==> flow/design.v <==
module half_addr(
    input a,
    input b,
    output sum,
    output carry  
);
assign sum = a ^ b;
assign carry = a & b;
endmodule
module full_addr(
    input a,
    input b,
    input cin,  
    output sum,
    output carry  
);
assign sum = a ^ b ^ cin;
assign carry = (a & b) | (cin & (a ^ b));
endmodule
module i4_addr(
    input  [3:0] a,           
    input  [3:0] b,           
    input        cin,         
    input        valid_in,    
    output [3:0] sum,         
    output       group_g,     
    output       group_p,     
    output       ready_out    
);
wire [3:0] g, p;
assign g = a & b;           
assign p = a | b;           
wire c1, c2, c3;
assign c1 = g[0] | (p[0] & cin);
assign c2 = g[1] | (p[1] & g[0]) | (p[1] & p[0] & cin);
assign c3 = g[2] | (p[2] & g[1]) | (p[2] & p[1] & g[0]) | (p[2] & p[1] & p[0] & cin);
assign group_g = g[3] | (p[3] & g[2]) | (p[3] & p[2] & g[1]) | (p[3] & p[2] & p[1] & g[0]);
assign group_p = p[3] & p[2] & p[1] & p[0];
assign sum[0] = a[0] ^ b[0] ^ cin;
assign sum[1] = a[1] ^ b[1] ^ c1;
assign sum[2] = a[2] ^ b[2] ^ c2;
assign sum[3] = a[3] ^ b[3] ^ c3;
reg ready_out_reg;
always @(*) begin
    if (valid_in) begin
        ready_out_reg = 1'b1;
    end else begin
        ready_out_reg = 1'b0;
    end
end
assign ready_out = ready_out_reg;
endmodule
module i8_addr(
    input  [7:0] a,           
    input  [7:0] b,           
    input        cin,         
    input        valid_in,    
    output [7:0] sum,         
    output       group_g,     
    output       group_p,     
    output       ready_out    
);
wire [3:0] a_low  = a[3:0];
wire [3:0] a_high = a[7:4];
wire [3:0] b_low  = b[3:0];
wire [3:0] b_high = b[7:4];
wire c4;                
wire g_low, p_low;      
wire g_high, p_high;    
wire ready_low, ready_high;
i4_addr cla_low(
    .a(a_low), .b(b_low), .cin(cin), .valid_in(valid_in),
    .sum(sum[3:0]), .group_g(g_low), .group_p(p_low), .ready_out(ready_low)
);
i4_addr cla_high(
    .a(a_high), .b(b_high), .cin(c4), .valid_in(valid_in),
    .sum(sum[7:4]), .group_g(g_high), .group_p(p_high), .ready_out(ready_high)
);
assign c4 = g_low | (p_low & cin);
assign group_g = g_high | (p_high & g_low);
assign group_p = p_high & p_low;
assign ready_out = ready_low & ready_high;
endmodule
module i16_add(
    input  [15:0] a,          
    input  [15:0] b,          
    input        valid_in,    
    output [15:0] sum,        
    output       carry_out,   
    output       ready_out    
);
wire [7:0] a_low  = a[7:0];   
wire [7:0] a_high = a[15:8];  
wire [7:0] b_low  = b[7:0];
wire [7:0] b_high = b[15:8];
wire c0, c8;                
wire g_low, p_low;          
wire g_high, p_high;        
wire ready_low, ready_high; 
assign c0 = 1'b0;           
i8_addr cla_low_8bit(
    .a(a_low), .b(b_low), .cin(c0), .valid_in(valid_in),
    .sum(sum[7:0]), .group_g(g_low), .group_p(p_low), .ready_out(ready_low)
);
i8_addr cla_high_8bit(
    .a(a_high), .b(b_high), .cin(c8), .valid_in(valid_in),
    .sum(sum[15:8]), .group_g(g_high), .group_p(p_high), .ready_out(ready_high)
);
assign c8 = g_low | (p_low & c0);                   
assign carry_out = g_high | (p_high & g_low) | (p_high & p_low & c0);  
assign ready_out = ready_low & ready_high;
endmodule
module i16_sub(
    input  [15:0] a,          
    input  [15:0] b,          
    input        valid_in,    
    output [15:0] diff,       
    output       borrow_out,  
    output       ready_out    
);
wire [15:0] b_neg = ~b;  
wire [7:0] a_low  = a[7:0];
wire [7:0] a_high = a[15:8];
wire [7:0] b_low  = b_neg[7:0];
wire [7:0] b_high = b_neg[15:8];
wire c0, c8;               
wire g_low, p_low;         
wire g_high, p_high;       
wire ready_low, ready_high;
wire carry_result;
assign c0 = 1'b1;           
i8_addr cla_low_8bit(
    .a(a_low), .b(b_low), .cin(c0), .valid_in(valid_in),
    .sum(diff[7:0]), .group_g(g_low), .group_p(p_low), .ready_out(ready_low)
);
i8_addr cla_high_8bit(
    .a(a_high), .b(b_high), .cin(c8), .valid_in(valid_in),
    .sum(diff[15:8]), .group_g(g_high), .group_p(p_high), .ready_out(ready_high)
);
assign c8 = g_low | (p_low & c0);
assign carry_result = g_high | (p_high & g_low) | (p_high & p_low & c0);
assign borrow_out = ~carry_result;
assign ready_out = ready_low & ready_high;
endmodule
module i16_mul(
    input signed [15:0] a,    
    input signed [15:0] b,    
    input        valid_in,
    output signed [15:0] prod,  
    output       ready_out
);
wire sign_a = a[15];
wire sign_b = b[15];
wire sign_res = sign_a ^ sign_b;
wire [15:0] abs_a = sign_a ? (~a + 1'b1) : a;
wire [15:0] abs_b = sign_b ? (~b + 1'b1) : b;
reg [15:0] abs_prod;
integer i;
always @(*) begin
    abs_prod = 16'd0;
    for(i = 0; i < 16; i = i + 1) begin
        if(abs_b[i]) begin
            abs_prod = abs_prod + (abs_a << i);
        end
    end
end
assign prod = sign_res ? (~abs_prod + 1'b1) : abs_prod;
assign ready_out = valid_in;
endmodule
module i16_div(
    input signed [15:0] a,    
    input signed [15:0] b,    
    input        valid_in,
    output signed [15:0] quot,  
    output       ready_out
);
wire sign_a = a[15];
wire sign_b = b[15];
wire sign_res = sign_a ^ sign_b;
wire [15:0] abs_a = sign_a ? (~a + 1'b1) : a;
wire [15:0] abs_b = sign_b ? (~b + 1'b1) : b;
reg [15:0] abs_quot;
reg [31:0] temp_r;  
integer i;
always @(*) begin
    temp_r = 32'd0;
    if (abs_b == 0) begin
        abs_quot = 16'hFFFF;  
    end else begin
        abs_quot = 16'd0;
        temp_r = 32'd0;
        for(i = 15; i >= 0; i = i - 1) begin
            temp_r = temp_r << 1;
            temp_r[0] = abs_a[i];  
            if(temp_r >= {16'd0, abs_b}) begin
                temp_r = temp_r - {16'd0, abs_b};
                abs_quot[i] = 1'b1;
            end
        end
    end
end
assign quot = sign_res ? (~abs_quot + 1'b1) : abs_quot;
assign ready_out = valid_in;
endmodule
module calc(
    input clk,  
    input rst_n,  
    input [7:0] num,
    input [2:0] op,
    input start,
    output reg [15:0] result,
    output reg [15:0] display_val,  
    output [2:0] led_op,  
    output reg stop
);
reg [15:0] local_result;
reg local_stop;
localparam ADD = 3'd6;
localparam SUB = 3'd5;
localparam MUL = 3'd4;
localparam DIV = 3'd1;
localparam ENT = 3'd2;
localparam CLR = 3'd3;
reg [15:0] a, b;
reg [2:0] local_op;
assign led_op = local_op;  
wire [15:0] res_add, res_sub, res_mul, res_div;
i16_add u_add(.a(a), .b(b), .valid_in(1'b1), .sum(res_add), .carry_out(), .ready_out());
i16_sub u_sub(.a(a), .b(b), .valid_in(1'b1), .diff(res_sub), .borrow_out(), .ready_out());
i16_mul u_mul(.a(a), .b(b), .valid_in(1'b1), .prod(res_mul), .ready_out());
i16_div u_div(.a(a), .b(b), .valid_in(1'b1), .quot(res_div), .ready_out());
localparam S_INPUT_A = 2'b00;
localparam S_INPUT_B = 2'b01;
reg [2:0] state;
always @(posedge clk) begin
	if (~rst_n) begin
    	local_stop <= 0;
        a <= 0;
        b <= 0;
        local_result <= 0;
        display_val <= 0;
        local_op <= 0;
        state <= S_INPUT_A;
    end else begin
        if (~start&local_stop) begin
        local_stop <= 0;
        end else if (start&~local_stop) begin
            case (state)
            S_INPUT_A: begin
                if (op == CLR) begin
                    a <= 0; b <= 0; display_val <= 0; local_result <= 0; local_op <= 0;
                end else if (op == ADD || op == SUB || op == MUL || op == DIV) begin
                    local_op <= op;
                    b <= 0;
                    state <= S_INPUT_B;
                end else if (op == 0) begin
                    a <= a * 16'd10 + {8'd0, num};
                    display_val <= a * 16'd10 + {8'd0, num};
                end
            end
            S_INPUT_B: begin
                if (op == CLR) begin
                    a <= 0; b <= 0; display_val <= 0; local_result <= 0; local_op <= 0;
                    state <= S_INPUT_A;
                end else if (op == ENT) begin
                    case (local_op)
                    ADD: begin local_result <= res_add; display_val <= res_add; end
                    SUB: begin local_result <= res_sub; display_val <= res_sub; end
                    DIV: begin local_result <= res_div; display_val <= res_div; end
                    MUL: begin local_result <= res_mul; display_val <= res_mul; end
                    endcase
                    a <= 0;
                    local_op <= 0;  
                    state <= S_INPUT_A;
                end else if (op == 0) begin
                    b <= b * 16'd10 + {8'd0, num};
                    display_val <= b * 16'd10 + {8'd0, num};
                end
            end
            endcase
            local_stop <= 1;
        end
    end
end
always @(posedge clk) begin
    result <= local_result;
    stop <= local_stop;
end
endmodule
clock: 16.7 ns
lec_check: 0
abc_area: 1
cap_margin: 20
core_margin: 2
core_utilization: 72
cts_cluster_diameter: 392
cts_cluster_size: 95
place_density: 0.41
setup_slack_margin: 2.77
slew_margin: 20
run.sh (not shown) runs the stock make flow with config.mk's settings and CLKGATE_MAP_FILE=.
The baseline stopped in detailed placement.
Rerun with:
ABC_AREA = default   (was 1)
CORE_UTILIZATION = 40   (was 72)
CTS_CLUSTER_DIAMETER = default   (was 392)
CTS_CLUSTER_SIZE = default   (was 95)
PLACE_DENSITY = 0.6   (was 0.41)
SETUP_SLACK_MARGIN = default   (was 2.77)
clock period = 52.6 ns   (was 16.7 ns; I/O delays follow)
Effect: Now the flow ran to the end with no violations. Area after synthesis is lower by 3.4%. Synthesized cell count fell by 17%. Die size went up by 72%.
Rerun with:
CORE_ASPECT_RATIO = 0.5   (was default)
HOLD_SLACK_MARGIN = 0.3   (was default)
SETUP_SLACK_MARGIN = -2.0   (was default)
TNS_END_PERCENT = 5   (was default)
clock period = 55.0 ns   (was 52.6 ns; I/O delays follow)
After rerunning: The new run completed without violations. Setup slack is worse by 0.57 ns. Routed wire length climbs by 1.0%. Non-clock buffer count is lower by 95. Final area falls by 4.8%. Fmax came out lower by 5.6%. Clock-buffer cell count came out higher by 3. Via count went down by 0.63%.
Rerun with:
CORE_UTILIZATION = 70   (was 40)
HOLD_SLACK_MARGIN = default   (was 0.3)
SETUP_SLACK_MARGIN = default   (was -2.0)
TNS_END_PERCENT = 15   (was 5)
Outcome: Routed wire length fell by a few percent. Sequential share of layout area hardly moves. Final cell count fell by a little under a tenth. Area after synthesis stays the same. Utilization rose by 35 points. Count of clock-buffer cells in the layout fell by 3. First-iteration DRC count rose by well over a third. Worst setup slack gets better by 0.25 ns.
Rerun with:
CAP_MARGIN = 40   (was 20)
CORE_ASPECT_RATIO = default   (was 0.5)
CORE_UTILIZATION = 40   (was 70)
HOLD_SLACK_MARGIN = 0.14   (was default)
PLACE_DENSITY = default   (was 0.6)
TNS_END_PERCENT = default   (was 15)
After rerunning: Cell area increases by a few percent; synthesized cell count stays the same; die size increases by well over a third; maximum frequency increases by a few percent; setup slack gets better by 1.2 ns; core utilization decreases by 34 points; count of clock-buffer cells in the layout stays the same; hold slack gets better by 0.0089 ns; area after synthesis stays the same.
Rerun with:
ABC_AREA = 1   (was default)
CAP_MARGIN = 20   (was 40)
CORE_UTILIZATION = 62   (was 40)
CTS_CLUSTER_DIAMETER = 272   (was default)
CTS_CLUSTER_SIZE = 100   (was default)
HOLD_SLACK_MARGIN = default   (was 0.14)
SLEW_MARGIN = 0   (was 20)
TNS_END_PERCENT = 5   (was default)
Outcome: Final area shrinks by 6.4%. Worst setup slack improves by 2.2 ns. Utilization came out higher by 19 points. Synthesized cell count climbs by 20%. Clock-buffer cell count is unchanged. Wire length went down by 8.0%. Die size falls by 33%. Via count went up by 3.3%. Global-route usage climbs by 10 points. Sequential share of layout area increases by 0.31 points.


// calc: RTL as listed in full above, without the edits since
export LEC_CHECK = 0
export ABC_AREA = 1
export CAP_MARGIN = 20
export CORE_MARGIN = 2
export CORE_UTILIZATION = 72
export CTS_CLUSTER_DIAMETER = 392
export CTS_CLUSTER_SIZE = 95
export PLACE_DENSITY = 0.41
export SLEW_MARGIN = 20
create_clock -name core_clock -period 16.7 [get_ports {clk}]
The first run died in 3_5_place_dp.
Then changed:
CTS_CLUSTER_DIAMETER = not set   (was 392)
CTS_CLUSTER_SIZE = not set   (was 95)
PLACE_DENSITY = 0.42   (was 0.41)
TNS_END_PERCENT = 15   (was not set)
clock period = 48.4 ns   (was 16.7 ns; I/O delays follow)
What happened:
- With this change the flow passed the timing, design-rule and antenna checks
- synthesized area is unchanged
- die size stays the same
- synthesized cell count stays the same
Then changed:
ABC_AREA = not set   (was 1)
CORE_UTILIZATION = 40   (was 72)
PLACE_DENSITY = 0.6   (was 0.42)
TNS_END_PERCENT = not set   (was 15)
clock period = 55.0 ns   (was 48.4 ns; I/O delays follow)
The changed run ran to the end with no violations.
Fmax drops by 13%.
Register-to-register slack got worse by 0.27 ns.
Final cell count decreases by 4.5%.
Global-route usage falls by 15 points.
Hold slack is better by 0.010 ns.
Final area rose by 5.5%.
First-iteration DRC count decreases by 38%.
Sequential share of layout area goes down by 0.25 points.
Clock-buffer cell count does not change.
Die size is higher by 72%.
Then changed:
CORE_UTILIZATION = 61   (was 40)
MAX_ROUTING_LAYER = met4   (was not set)
SETUP_SLACK_MARGIN = 5.0   (was not set)
Outcome:
- die area drops by about 34%
- first-iteration DRC count climbs by 60%
- utilization climbs by 26 points


== pepper ==
Starts from the design.v that is shown in full above.
clock: 80.0 ns
lec_check: 0
cap_margin: 15
cell_pad_in_sites_detail_placement: 2
cell_pad_in_sites_global_placement: 1
core_margin: 9
core_utilization: 22
cts_cluster_diameter: 335
gpl_routability_driven: 1
gpl_timing_driven: 0
max_routing_layer: met4
min_routing_layer: met1
place_density_lb_addon: 0.3
slew_margin: 40
tns_end_percent: 10
Input-level comparison between harbor and pepper:
Settings: removing PLACE_DENSITY_LB_ADDON (formerly 0.3); setting CTS_CLUSTER_SIZE to 25 for the first time; changing CTS_CLUSTER_DIAMETER from 335 to 175; setting PLACE_DENSITY to 0.73 for the first time; changing CORE_MARGIN from 9 to 6; changing TNS_END_PERCENT from 10 to 45; setting HOLD_SLACK_MARGIN to 0.27 for the first time; changing the clock period (ns, I/O delays scaled along) from 80.0 to 39.8.
Seen in the log of harbor: GRT-0116 during global routing, after which the run never completed.
Across both runs, count of buffers added by post-CTS timing repair for setup was higher for harbor than for pepper.
Last weighted congestion value of the routability-driven placer in harbor vs pepper: up 3.8%
Per-instance average area after synthesis came out exactly the same in pepper and harbor.
Reported for pepper and harbor, core utilization at floorplan turned out identical to the last digit.
Input changes introduced in indigo (baseline for comparison: harbor):
Settings: CELL_PAD_IN_SITES_GLOBAL_PLACEMENT removed (was 1); MAX_ROUTING_LAYER removed (was met4); CORE_UTILIZATION changed from 22 to 59; HOLD_SLACK_MARGIN removed (was 0.27); CELL_PAD_IN_SITES_DETAIL_PLACEMENT removed (was 2); CTS_CLUSTER_SIZE removed (was 25); GPL_ROUTABILITY_DRIVEN removed (was 1); TNS_END_PERCENT removed (was 45); PLACE_DENSITY removed (was 0.73); SLEW_MARGIN changed from 40 to 20; CORE_MARGIN changed from 6 to 2; GPL_TIMING_DRIVEN removed (was 0); CAP_MARGIN changed from 15 to 20; MIN_ROUTING_LAYER removed (was met1); CTS_CLUSTER_DIAMETER removed (was 175); the clock period (ns, I/O delays scaled along) changed from 39.8 to 29.2.
Results
The flow ended early for indigo: it failed with a tool error in global routing. Relative to harbor, the total placed cells including tap cells measured on indigo has increased slightly. Summary — number of resized instances in the post-cts repair step, indigo relative to harbor: lower, by 326. Area after synthesis: harbor vs indigo, no meaningful difference. indigo ended with more cell area after placement than harbor. Final RePlAce weighted congestion, indigo vs harbor: up by a little under 10%. The lower pre-CTS setup slack of harbor and indigo is in harbor.
> inputs changed (indigo -> willow)
Settings: HOLD_SLACK_MARGIN: unset -> -0.09; CORE_UTILIZATION: 59 -> 70; PLACE_DENSITY: unset -> 0.6; the clock period (ns, I/O delays scaled along): 29.2 -> 32.1.
--- outcome ---
Going from indigo to willow, width of the chip shrinks by about 8%.
Looking at number of placement rows, willow sits about 8% below indigo.
Looking at cell area after placement, willow sits about 1.3% below indigo.
indigo and willow: no clean run
willow did not make it past clock tree synthesis, where a tool error ended it.
Measured against each other, indigo and willow differ in overall die height, the lower figure coming from willow.
indigo -> willow: chip area in the Yosys report delta 0, exact match
Here is what was changed in the inputs of fjord compared with willow.
Settings: setting CTS_CLUSTER_DIAMETER to 28 for the first time; changing CORE_UTILIZATION from 70 to 72.
[summary]
FAIL fjord @ detailed placement: tool exited with error. Per the comparison of fjord with willow, fraction of registers with async set/reset held; die span in x dropped 1.4%; synthesized cell count saw little to no change; area figure in the yosys stat output held steady. Re total number of placement rows: willow was higher than fjord. As far as number of cells in Yosys stat goes, fjord and willow are indistinguishable; the numbers are identical. fjord vs. willow: weighted congestion reported at the end of routability-driven placement now larger; floorplan core area fell 4.0%.
[inputs] amber vs fjord
Settings: an added CTS_CLUSTER_SIZE of 28; a deleted CTS_CLUSTER_DIAMETER that had been 28; a change of CORE_UTILIZATION from 72 to 68; a deleted HOLD_SLACK_MARGIN that had been -0.09; a change of the clock period (ns, I/O delays scaled along) from 32.1 to 44.6.
==> results <==
Seen in the log of amber: GRT-0116 during global routing, after which the run never completed.
amber gives more die extent in y than fjord did.
Looking at floorplan core area, amber sits about 7% higher than fjord does.
fjord -> amber: netlist area before placement flat
amber against fjord: die outline width increased by 2.8% relative to the old numbers; die footprint increased by about 6% relative to the old numbers.
